==> flow/design.v (excerpt) <==
module upsample_csc (
    input  logic        clk,
    input  logic        resetn,
    input  logic        start,
    output logic        done,
    input  logic [15:0] sram_read_data,
    output logic [15:0] sram_write_data,
    output logic [17:0] sram_address,
    output logic        sram_we_n
);
Size in the first run: about 5300 cells after synthesis, about 340 flip-flops, ~55 I/O pins, about 47000 sq um of cells after synthesis.
make LEC_CHECK=0 CAP_MARGIN=35 CELL_PAD_IN_SITES_DETAIL_PLACEMENT=2 CELL_PAD_IN_SITES_GLOBAL_PLACEMENT=2 CORE_MARGIN=2 CORE_UTILIZATION=22 GPL_TIMING_DRIVEN=0 HOLD_SLACK_MARGIN=-0.01 SLEW_MARGIN=35 TNS_END_PERCENT=65 finish   # period 11.0 ns
run.sh (not shown) runs the stock make flow with config.mk's settings and CLKGATE_MAP_FILE=.
The first run produced a clean layout.
Next try:
- CAP_MARGIN: 35 -> 20
- CELL_PAD_IN_SITES_DETAIL_PLACEMENT: 2 -> default
- CELL_PAD_IN_SITES_GLOBAL_PLACEMENT: 2 -> default
- CORE_UTILIZATION: 22 -> 72
- GPL_TIMING_DRIVEN: 0 -> default
- HOLD_SLACK_MARGIN: -0.01 -> default
- PLACE_DENSITY: default -> 0.35
- SETUP_SLACK_MARGIN: default -> 1.54
- SLEW_MARGIN: 35 -> 20
- TNS_END_PERCENT: 65 -> default
The new run passed the timing, DRC and antenna checks.
Final cell count decreases by a quarter to a third.
Worst setup slack loses 85 ps.
Die size decreases by well over a third.
Next try:
- CORE_UTILIZATION: 72 -> 58
- PLACE_DENSITY: 0.35 -> 0.6
- SETUP_SLACK_MARGIN: 1.54 -> 1.45
What happened: The new run finished clean; sequential share of layout area fell by 0.12 points; worst setup slack improves by 860 ps; routed wire length shrinks by 6.5%; utilization is lower by 16 points.
Next try:
- CELL_PAD_IN_SITES_DETAIL_PLACEMENT: default -> 1
- CELL_PAD_IN_SITES_GLOBAL_PLACEMENT: default -> 3
- CORE_UTILIZATION: 58 -> 40
- HOLD_SLACK_MARGIN: default -> 0.23
- PLACE_DENSITY: 0.6 -> default
- SETUP_SLACK_MARGIN: 1.45 -> default
Cell area came out higher by about 2.7%.
Hold slack degrades by 8.5 ps.
Routed wire length came out higher by about 20%.
Sequential share of layout area came out lower by 0.42 points.
Non-clock buffer count came out higher by 214.
Global-route usage came out lower by 5.2 points.
Next try:
- CELL_PAD_IN_SITES_DETAIL_PLACEMENT: 1 -> default
- CELL_PAD_IN_SITES_GLOBAL_PLACEMENT: 3 -> default
- CORE_UTILIZATION: 40 -> 70
- HOLD_SLACK_MARGIN: 0.23 -> default
- PLACE_DENSITY: default -> 0.64
- SETUP_SLACK_MARGIN: default -> 1.54
=> Clock-buffer cell count shrinks by 1; sequential share of layout area grows by 0.73 points; global-route usage grows by 10 points; register-to-register slack improved by 400 ps; fmax grows by 3.9%; design area shrinks by 4.4%; worst hold slack improved by 10 ps; routed wire length shrinks by 17%.
Next try:
- CELL_PAD_IN_SITES_DETAIL_PLACEMENT: default -> 2
- CELL_PAD_IN_SITES_GLOBAL_PLACEMENT: default -> 2
- CORE_UTILIZATION: 70 -> 22
- GPL_TIMING_DRIVEN: default -> 0
- HOLD_SLACK_MARGIN: default -> -0.01
- PLACE_DENSITY: 0.64 -> default
- SETUP_SLACK_MARGIN: 1.54 -> default
- SLEW_MARGIN: 20 -> 10
- TNS_END_PERCENT: default -> 65
What happened: Routed wire length went up by 33%. Sequential share of layout area went down by 0.86 points. Die size went up to 3.1 times its value. Hold slack improved by 8.6 ps. Flip-flop count does not change. Clock-buffer cell count went up by 2.

========
upsample_csc again, from the RTL that the note above started with.
make LEC_CHECK=0 CAP_MARGIN=20 CORE_MARGIN=2 CORE_UTILIZATION=72 PLACE_DENSITY=0.65 SETUP_SLACK_MARGIN=-0.47 SLEW_MARGIN=20 finish   # period 5.92 ns
The first run died in global routing, error GRT-0116.
Edit:
--- a/flow/config.mk
+++ b/flow/config.mk
@@ -8,6 +8,5 @@
 export CAP_MARGIN = 20
 export CORE_MARGIN = 2
-export CORE_UTILIZATION = 72
-export PLACE_DENSITY = 0.65
-export SETUP_SLACK_MARGIN = -0.47
+export CORE_UTILIZATION = 32
+export PLACE_DENSITY = 0.6
 export SLEW_MARGIN = 20
==> flow/constraint.sdc (replaced) <==
create_clock -name core_clock -period 12.7 [get_ports {clk}]
set_input_delay 2.5400 -clock core_clock [delete_from_list [all_inputs] [get_ports {clk}]]
set_output_delay 2.5400 -clock core_clock [all_outputs]
set_load 0.01 [all_outputs]
=> The new run completed with no timing, DRC or antenna violations; die area went up by well over a third; synthesized cell count is unchanged; area after synthesis stays the same.
Edit:
--- a/flow/config.mk
+++ b/flow/config.mk
@@ -8,5 +8,5 @@
 export CAP_MARGIN = 20
 export CORE_MARGIN = 2
-export CORE_UTILIZATION = 32
+export CORE_UTILIZATION = 40
 export PLACE_DENSITY = 0.6
 export SLEW_MARGIN = 20
==> flow/constraint.sdc (replaced) <==
create_clock -name core_clock -period 11.0 [get_ports {clk}]
set_input_delay 2.2000 -clock core_clock [delete_from_list [all_inputs] [get_ports {clk}]]
set_output_delay 2.2000 -clock core_clock [all_outputs]
set_load 0.01 [all_outputs]
=> Worst setup slack degrades by 370 ps; flip-flop count is unchanged; via count went up by 1.6%; global-route usage grows by 4.4 points; wire length goes up by 1.0%; synthesized area is unchanged; clock-buffer cell count came out lower by 9; final cell count falls by 3.2%; die area drops by 20%; first-iteration DRC count goes down by 3.9%; final area went up by 2.2%.
Edit:
--- a/flow/config.mk
+++ b/flow/config.mk
@@ -6,7 +6,9 @@
 export NUM_CORES = 4
 export LEC_CHECK = 0
-export CAP_MARGIN = 20
+export CAP_MARGIN = 35
+export CELL_PAD_IN_SITES_DETAIL_PLACEMENT = 2
+export CELL_PAD_IN_SITES_GLOBAL_PLACEMENT = 3
 export CORE_MARGIN = 2
-export CORE_UTILIZATION = 40
-export PLACE_DENSITY = 0.6
+export CORE_UTILIZATION = 64
+export HOLD_SLACK_MARGIN = 0.23
 export SLEW_MARGIN = 20
What happened:
- With this change the flow ended with an error in global placement without I/O (GPL-0301)
- die area fell by well over a third
- area after synthesis is unchanged
- synthesized cell count is unchanged
Edit:
==> flow/config.mk (replaced) <==
export PLATFORM = sky130hd
export DESIGN_NAME = upsample_csc
export DESIGN_NICKNAME = upsample_csc
export VERILOG_FILES = /design/flow/design.v
export SDC_FILE = /design/flow/constraint.sdc
export NUM_CORES = 4
export LEC_CHECK = 0
export CAP_MARGIN = 20
export CORE_MARGIN = 2
export CORE_UTILIZATION = 40
export HOLD_SLACK_MARGIN = 0.23
export SETUP_SLACK_MARGIN = 1.21
export SLEW_MARGIN = 20
With this change the flow completed with no timing, DRC or antenna violations.
Area after synthesis stays the same.
Die area went up by 59%.
Synthesized cell count stays the same.
Edit:
--- a/flow/config.mk
+++ b/flow/config.mk
@@ -6,8 +6,10 @@
 export NUM_CORES = 4
 export LEC_CHECK = 0
-export CAP_MARGIN = 20
+export CAP_MARGIN = 35
+export CELL_PAD_IN_SITES_DETAIL_PLACEMENT = 2
+export CELL_PAD_IN_SITES_GLOBAL_PLACEMENT = 3
 export CORE_MARGIN = 2
-export CORE_UTILIZATION = 40
+export CORE_UTILIZATION = 22
+export GPL_TIMING_DRIVEN = 0
 export HOLD_SLACK_MARGIN = 0.23
-export SETUP_SLACK_MARGIN = 1.21
-export SLEW_MARGIN = 20
+export SLEW_MARGIN = 30
After rerunning:
- core utilization shrinks by 20 points
- routed wire length grows by 37%
- die area grows by 81%
- area after synthesis stays the same
